Setup of sierra:
==> flow/design.v <==
module alu(OPA, OPB, CIN,INP_VALID, CLK, RST, CMD, CE, MODE, COUT, OFLOW, RES, G, E, L, ERR);
    input ['d8-1:0] OPA, OPB;
    input CLK, RST, CE, MODE, CIN;
    input [1:0] INP_VALID;
    input ['d4-1:0] CMD;
    output reg ['d16-1:0] RES;
    output reg COUT;
    output reg OFLOW;
    output reg G;
    output reg E;
    output reg L;
    output reg ERR;
    reg ['d16-1:0] RES_next;
    reg COUT_next, OFLOW_next, G_next, E_next, L_next, ERR_next;
    reg ['d16-1:0] res_t;
    reg cout_t, oflow_t, g_t, e_t, l_t, err_t;
    always @(posedge CLK or posedge RST) begin
        if (RST) begin
            RES <= {'d16{1'b0}};
            COUT <= 1'b0;
            OFLOW <= 1'b0;
            G <= 1'b0;
            E <= 1'b0;
            L <= 1'b0;
            ERR <= 1'b0;
        end
        else begin
                RES <= RES_next;
                COUT <= COUT_next;
                OFLOW <= OFLOW_next;
                G <= G_next;
                E <= E_next;
                L <= L_next;
                ERR <= ERR_next;
        end
    end
    always @(posedge CLK) begin
        res_t = {'d16{1'b0}};
        cout_t = 1'b0;
        oflow_t = 1'b0;
        g_t = 1'b0;
        e_t = 1'b0;
        l_t = 1'b0;
        err_t = 1'b0;
        if (CE) begin
            if (MODE) begin
                case (CMD)
                   'd0: begin
                        if (INP_VALID == 'b11) begin
                            res_t = OPA+ OPB;
                            cout_t = res_t[8]; 
                        end
                   end
                   'd1: begin
                        if (INP_VALID == 'b11) begin
                            oflow_t = (OPA < OPB);
                            res_t = OPA - OPB;
                        end
                   end
                   'd2: begin
                        if (INP_VALID == 'b11) begin
                            res_t = OPA + OPB + CIN;
                            cout_t = res_t[8];
                        end
                   end
                   'd3: begin
                        if (INP_VALID == 'b11) begin
                            oflow_t = (OPA < (OPB + CIN));
                            res_t = OPA - OPB - CIN;
                        end
                   end
                   'd4:  begin
                        if (INP_VALID[0] == 'b1) begin
                            res_t = OPA + 1;
                        end
                   end
                   'd5: begin
                        if (INP_VALID[0] == 'b1) begin
                            res_t = OPA - 1;
                            if (OPA == {'d8{1'b0}}) oflow_t = 1;
                        end
                   end
                   'd6: begin
                        if (INP_VALID[1] == 'b1) begin
                            res_t = OPB + 1;
                        end
                   end
                   'd7: begin
                        if (INP_VALID[1] == 'b1) begin
                            res_t = OPB - 1;
                            if (OPB == {'d8{1'b0}}) oflow_t = 1;
                        end
                   end
                   'd8: begin
                        if (INP_VALID == 'b11) begin
                            if (OPA == OPB) begin
                                e_t = 1'b1;
                                g_t = 1'b0;
                                l_t = 1'b0;
                            end
                            else if (OPA > OPB) begin
                                e_t = 1'b0;
                                g_t = 1'b1;
                                l_t = 1'b0;
                            end
                            else begin
                                e_t = 1'b0;
                                g_t = 1'b0;
                                l_t = 1'b1;
                            end
                        end
                   end
                   'd9: begin
                        if (INP_VALID == 'b11) begin
                            res_t = (OPA + 1) * (OPB + 1);
                        end
                   end
                   'd10: begin
                        if (INP_VALID == 'b11) begin
                            res_t = (OPA << 1) * (OPB);
                        end
                   end
                   'd11: begin
                        if (INP_VALID == 'b11) begin
                            res_t = $signed(OPA) + $signed(OPB);
                            oflow_t =((OPA[7] == OPB[7]) && (res_t[7] != OPA[7]));
                            cout_t = res_t[8];
                            if ($signed(res_t) < 0) l_t = 1'b1;
                            else if ($signed(res_t) > 0) g_t = 1'b1;
                            else e_t = 1'b1;
                        end
                   end
                   'd12: begin
                        if (INP_VALID == 'b11) begin
                            res_t = $signed(OPA) - $signed(OPB);
                            oflow_t = ((OPA[7] != OPB[7]) && (res_t[7] != OPA[7]));
                            cout_t = res_t[8];
                            if ($signed(res_t) < 0) l_t = 1'b1;
                            else if ($signed(res_t) > 0) g_t = 1'b1;
                            else e_t = 1'b1;
                        end
                   end
                   default:;
               endcase
            end
            else begin
                case (CMD)
                    'd0:begin
                        if (INP_VALID == 'b11) res_t = {1'b0, OPA & OPB};
                    end
                    'd1:begin
                        if (INP_VALID == 'b11) res_t = {1'b0, ~(OPA & OPB)};
                    end
                    'd2:begin
                        if (INP_VALID == 'b11)res_t = {1'b0, OPA | OPB};
                    end
                    'd3:begin
                        if (INP_VALID == 'b11)res_t = {1'b0, ~(OPA | OPB)};
                    end
                    'd4:begin
                        if (INP_VALID == 'b11) res_t = {1'b0, OPA ^ OPB};
                    end
                    'd5:begin
                        if (INP_VALID == 'b11) res_t = {1'b0, ~(OPA ^ OPB)};
                    end
                    'd6:begin
                        if (INP_VALID[0] == 'b1)
                            res_t = ~OPA &{'d8 {1'b1}};
                    end
                    'd7:begin
                        if (INP_VALID[1] == 'b1)
                            res_t =  ~OPB&{'d8{1'b1}};
                    end
                    'd8:begin
                        if (INP_VALID[0] == 'b1)
                            res_t = (OPA >> 1) &{'d8{1'b1}} ;
                    end
                    'd9:begin
                        if (INP_VALID[0] == 'b1)
                            res_t = (OPA << 1)&{'d8{1'b1}};
                    end
                    'd10:begin
                        if (INP_VALID[1] == 'b1)
                            res_t = (OPB >> 1)&{'d8{1'b1}};
                    end
                    'd11:begin
                        if (INP_VALID[1] == 'b1)
                            res_t = (OPB << 1)&{'d8{1'b1}};
                    end
                    'd12:begin
                        if (INP_VALID == 'b11) begin
                            if (!(|OPB['d8-1:'d2+1])) begin
                                res_t = ((OPA <<  OPB['d2:0]) | (OPA >> ('d8 -  OPB['d2:0])))&{'d8{1'b1}};
                            end
                            else err_t = 1'b1;
                        end
                    end
                    'd13:begin
                        if (INP_VALID == 'b11) begin
                            if (!(|OPB['d8-1:'d2+1])) begin
                                res_t = ((OPA >> OPB['d2:0]) | (OPA << ('d8 - OPB['d2:0]))) &{'d8{1'b1}};
                            end
                            else err_t = 1'b1;
                        end
                    end
                    default: ;
                endcase
            end
            if(!(MODE == 1 && (CMD == 'd10 || CMD == 'd9 || CMD == 'd12 || CMD == 'd11)))
                res_t = res_t & {'d8{1'b1}};
        end
        RES_next <= res_t;
        COUT_next <= cout_t;
        OFLOW_next <= oflow_t;
        G_next <= g_t;
        E_next <= e_t;
        L_next <= l_t;
        ERR_next <= err_t;
    end
endmodule
export LEC_CHECK = 0
export ABC_AREA = 0
export CAP_MARGIN = 0
export CORE_ASPECT_RATIO = 1.43
export CORE_MARGIN = 2
export CORE_UTILIZATION = 67
export GPL_ROUTABILITY_DRIVEN = 1
export PLACE_DENSITY = 0.61
export SETUP_SLACK_MARGIN = 0.17
export SLEW_MARGIN = 20
export TNS_END_PERCENT = 10
create_clock -name core_clock -period 5.46 [get_ports {CLK}]
run.sh (not shown) runs the stock make flow with config.mk's settings and CLKGATE_MAP_FILE=.
No crash in sierra: every stage finished, but the layout fails its final checks due to setup timing.
Relative to sierra, the following input files were edited for lagoon:
==> flow/config.mk <==
export PLATFORM = sky130hd
export DESIGN_NAME = alu
export DESIGN_NICKNAME = alu
export VERILOG_FILES = /design/flow/design.v
export SDC_FILE = /design/flow/constraint.sdc
export NUM_CORES = 4
export LEC_CHECK = 0
export CAP_MARGIN = 20
export CORE_MARGIN = 2
export CORE_UTILIZATION = 40
export SLEW_MARGIN = 20
==> flow/constraint.sdc <==
create_clock -name core_clock -period 7.41 [get_ports {CLK}]
set_input_delay 1.4820 -clock core_clock [delete_from_list [all_inputs] [get_ports {CLK}]]
set_output_delay 1.4820 -clock core_clock [all_outputs]
set_load 0.01 [all_outputs]
Notes after the runs:
- Looking at overall power, lagoon sits below sierra.
- Compared with sierra, lagoon shows a clock network area share that is 0.52 points higher.
- The more densely filled core belongs to sierra, not lagoon.
- lagoon | stages: all done | timing, DRC, antenna: all pass
- A start point of the critical path of OPA[5] is what lagoon shows, while OPA[0] belongs to sierra.
- Cell total in the yosys stat output: sierra vs lagoon identical
- Fraction of power consumed by combinational cells on lagoon is down relative to sierra.
- Taking sierra as the reference, in lagoon final worst-path cycle share shrank by 13 points, setup slack grew by 0.79 ns, wire length shrank by 15%.
- From lagoon to sierra, post-synthesis instance total did not move at all.
- Looking at wire length per cell, lagoon sits below sierra.
Modified inputs, tundra compared to lagoon
--- a/flow/config.mk
+++ b/flow/config.mk
@@ -6,6 +6,8 @@
 export NUM_CORES = 4
 export LEC_CHECK = 0
+export ABC_AREA = 1
 export CAP_MARGIN = 20
 export CORE_MARGIN = 2
-export CORE_UTILIZATION = 40
+export CORE_UTILIZATION = 72
+export SETUP_SLACK_MARGIN = 0.28
 export SLEW_MARGIN = 20
==> flow/constraint.sdc <==
create_clock -name core_clock -period 3.45 [get_ports {CLK}]
set_input_delay 0.6900 -clock core_clock [delete_from_list [all_inputs] [get_ports {CLK}]]
set_output_delay 0.6900 -clock core_clock [all_outputs]
set_load 0.01 [all_outputs]
[summary]
Status(tundra) = ERROR, stage = 4_1_cts
[compare] base=lagoon new=tundra: number of nets in the synthesized netlist shows an increase of about 25%; pre-CTS setup slack fell 2.49 ns.
lagoon -> tundra: area reported by Yosys stat increased by a few percent
lagoon vs tundra, dominant combinational cell family by area after synthesis: adder cells vs simple AND/OR/NAND/NOR gates
Die area for tundra is lower than for lagoon.
Number of primary I/O pins: lagoon vs tundra identical
Total placed cells including tap cells of tundra exceeds that of lagoon by more than a quarter.
tundra: mux contribution to synthesized area 3.6 points below lagoon

## v53
RTL: the design.v shown in full above, as it stands there.
clock: 6.41 ns
lec_check: 0
cap_margin: 15
core_margin: 2
core_utilization: 68
cts_cluster_diameter: 27
cts_cluster_size: 36
setup_slack_margin: 1.24
slew_margin: 20
v53 terminated abnormally: global routing (5_1_grt) reported GRT-0232.
#### Input delta (v35 over v53)
==> flow/config.mk <==
export PLATFORM = sky130hd
export DESIGN_NAME = alu
export DESIGN_NICKNAME = alu
export VERILOG_FILES = /design/flow/design.v
export SDC_FILE = /design/flow/constraint.sdc
export NUM_CORES = 4
export LEC_CHECK = 0
export CAP_MARGIN = 20
export CORE_MARGIN = 2
export CORE_UTILIZATION = 40
export SLEW_MARGIN = 20
==> flow/constraint.sdc <==
create_clock -name core_clock -period 8.0 [get_ports {CLK}]
set_input_delay 1.6000 -clock core_clock [delete_from_list [all_inputs] [get_ports {CLK}]]
set_output_delay 1.6000 -clock core_clock [all_outputs]
set_load 0.01 [all_outputs]
==> comparison <==
v35: flow completed, timing, DRC and antenna clean
The synthesized cell count was comparable across v35 and v53.
v53 → v35: placer congestion estimate lower; number of placed cells counting well taps higher.
Re CTS sink count: no difference whatsoever between v35 and v53.
On placement-stage cell area: v35 sits below v53.
v35 vs. v53: worst slack at placement +0.83 ns; area of the core region +about 70%.
v35 against v53: combined area of all synthesized cells stayed essentially flat, die footprint increased 68%.
Relative to v35, the following input files were edited for v13:
diff --git a/flow/config.mk b/flow/config.mk
--- a/flow/config.mk
+++ b/flow/config.mk
@@ -9,3 +9,6 @@
 export CORE_MARGIN = 2
 export CORE_UTILIZATION = 40
+export CTS_CLUSTER_SIZE = 98
+export MAX_ROUTING_LAYER = met4
+export SETUP_SLACK_MARGIN = 1.0
 export SLEW_MARGIN = 20
### Flow results
- v13 gives more design area than v35 did.
- As far as count of nets left with antenna violations after detail routing goes, v35 and v13 are indistinguishable; the numbers are identical.
- The hold slack was comparable across v35 and v13.
- As far as post-synthesis sequential area ratio goes, v13 and v35 are indistinguishable; the numbers are identical.
- v13 went all the way through synthesis, placement and routing and the layout is clean on timing, DRC and antenna.
- Delta (v13 minus v35): time the final worst path needs with I/O delays and setup moved down; slew of the pin with the lowest slew margin now larger.
- From v13 to v35, area of the mapped netlist did not move at all.
- The clock tree cell share of total cell area on v13 is in line with that on v35.
- Summary of v13 over v35: wire length climbed about 2%, layout overhead on the synthesized area climbed 0.89 points.

Starts from the design.v that is shown in full above.
Settings: LEC_CHECK=0, CAP_MARGIN=20, CORE_MARGIN=2, CORE_UTILIZATION=71, CTS_CLUSTER_DIAMETER=27, SETUP_SLACK_MARGIN=0.67, SLEW_MARGIN=20; clock period 6.41 ns.
The starting point failed in global routing (5_1_grt), error GRT-0232.
Next try:
Settings changed: CORE_UTILIZATION 71 to 58, CTS_CLUSTER_DIAMETER 27 to not set, SETUP_SLACK_MARGIN 0.67 to not set.
Clock period 6.41 ns to 7.41 ns, I/O delays scaled along.
What happened: Now the flow completed without violations. Die area grows by about 22%. Area after synthesis stays the same. Synthesized cell count is unchanged.

Setup of v9:
// alu: RTL as listed in full above, without the edits since
clock: 5.4 ns
lec_check: 0
abc_area: 1
cap_margin: 20
core_margin: 2
core_utilization: 64
cts_cluster_size: 99
slew_margin: 20
v9 finished every stage; the final checks, however, were not passed, the failures being negative setup slack.
Edits applied to the flow inputs when going from v9 to v58:
Settings: putting CTS_CLUSTER_DIAMETER at 329 where nothing was set; putting PLACE_DENSITY at 0.43 where nothing was set; swapping 64 for 72 in CORE_UTILIZATION.
==> comparison <==
- v58 did not finish; the tool stopped in global routing (5_1_grt) with error GRT-0232.
- v58 -> v9: number of instances in the synthesized netlist delta 0, exact match
- Across both runs, placer's final routability congestion estimate was higher for v58 than for v9.
- v58 vs. v9: area of placed instances decreased by about 0.5% relative to the old numbers, overall die area decreased by 1900 sq um relative to the old numbers, horizontal die size decreased by 7.4 microns relative to the old numbers, number of instances resized during post-cts repair increased by about 25% relative to the old numbers.
The inputs of v6 differ from those of v58 as listed below.
Settings: changing CTS_CLUSTER_SIZE from 99 to 14; changing CTS_CLUSTER_DIAMETER from 329 to 308; removing PLACE_DENSITY (formerly 0.43); setting SETUP_SLACK_MARGIN to 1.02 for the first time; changing the clock period (ns, I/O delays scaled along) from 5.4 to 3.45.
--- outcome ---
- v6: it failed during clock tree synthesis (4_1_cts), and the tool reported DPL-0038.
- Diff v58..v6 | post-synthesis register bit count | unchanged
- From v6 to v58, overall chip area did not move at all.
- Reported for v6 and v58, count of mapped cells out of synthesis turned out identical to the last digit.
- Diff v6..v58 | total cells reported by yosys after synthesis | unchanged
- Cell area after placement, v6 vs v58: up by a little under 10%
- Weighted congestion at the end of routability-driven global placement sits lower in v6 than in v58.
- v6 vs. v58: post-placement worst setup slack down 1.47 ns; cell total after placement up 92; die extent in y flat; xor and xnor fraction of the mapped netlist area flat.
What v32 does differently from v6 at the input level:
Settings: CTS_CLUSTER_DIAMETER changed from 308 to 394; CTS_CLUSTER_SIZE changed from 14 to 100; SETUP_SLACK_MARGIN removed (was 1.02); CORE_UTILIZATION changed from 72 to 63; ABC_AREA removed (was 1); the clock period (ns, I/O delays scaled along) changed from 3.45 to 8.0.
--- outcome ---
v32: done, clean on timing, DRC and antenna
Diff v32 and v6: synthesized-area fraction occupied by xor and xnor cells lower in v6
Taking v32 over v6, the synthesized area per cell ratio works out to 1.2.
For the post-synthesis instance area, v32 came in 3.5% lower than v6 did.
Cell count listed in synth_stat.txt: v32 vs v6 down about 22%
Cell count after synthesis went down by more than 10% going from v6 to v32.
Synthesis area per yosys (higher): v6
Number of unique standard cell types used by synthesis: v32 vs v6 up 39
Edits applied to the flow inputs when going from v32 to v43:
Settings: setting SETUP_SLACK_MARGIN to 0.72 for the first time; changing CORE_MARGIN from 2 to 8; changing CTS_CLUSTER_SIZE from 100 to 60; setting HOLD_SLACK_MARGIN to 0.2 for the first time; changing CORE_UTILIZATION from 63 to 40; setting ABC_AREA to 1 for the first time; setting MAX_ROUTING_LAYER to met4 for the first time; setting GPL_TIMING_DRIVEN to 0 for the first time; removing CTS_CLUSTER_DIAMETER (formerly 394); setting MIN_ROUTING_LAYER to met2 for the first time; setting CELL_PAD_IN_SITES_GLOBAL_PLACEMENT to 2 for the first time; setting TNS_END_PERCENT to 55 for the first time.
Findings:
- OPB[1] as the timing startpoint of the critical path was reported by v32, and OPA[1] by v43.
- Count of buffers not belonging to the clock network in the layout (higher): v43
- v43 vs. v32: total number of nets in the final design now larger; area of combinational cells with multiple inputs fell by 1.1%.
- Cmp v43 and v32 / clock power share / higher: v32
- Of v43 and v32, v43 shows the higher area growth from synthesis to final layout, with v32 below it.
Edits applied to the flow inputs when going from v43 to v15:
Settings: CORE_MARGIN: 8 -> 2; GPL_TIMING_DRIVEN: 0 -> unset; HOLD_SLACK_MARGIN: 0.2 -> unset; ABC_AREA: 1 -> unset; MAX_ROUTING_LAYER: met4 -> unset; CELL_PAD_IN_SITES_GLOBAL_PLACEMENT: 2 -> 1; CTS_CLUSTER_SIZE: 60 -> 100; SETUP_SLACK_MARGIN: 0.72 -> unset; MIN_ROUTING_LAYER: met2 -> unset; TNS_END_PERCENT: 55 -> unset; CTS_CLUSTER_DIAMETER: unset -> 394; CORE_UTILIZATION: 40 -> 39.
### Flow results
Est. power | v15 vs v43 | v15 lower. v15: number of cells in Yosys stat is 371 lower than what v43 reported. Compared to v43, v15 has portion of total power attributed to combinational logic 0.8 points lower. Re non-clock buffer count: v15 is 2.0% up on v43. Going from v43 to v15, share of synthesized area occupied by flip-flops and latches grows by 0.34 points. v15 vs v43, standard cell with the maximum stage delay on the critical path: clkdlybuf4s50_1 vs ha_2.
Power figures rest on the tool's default switching activity, not on a simulated workload.
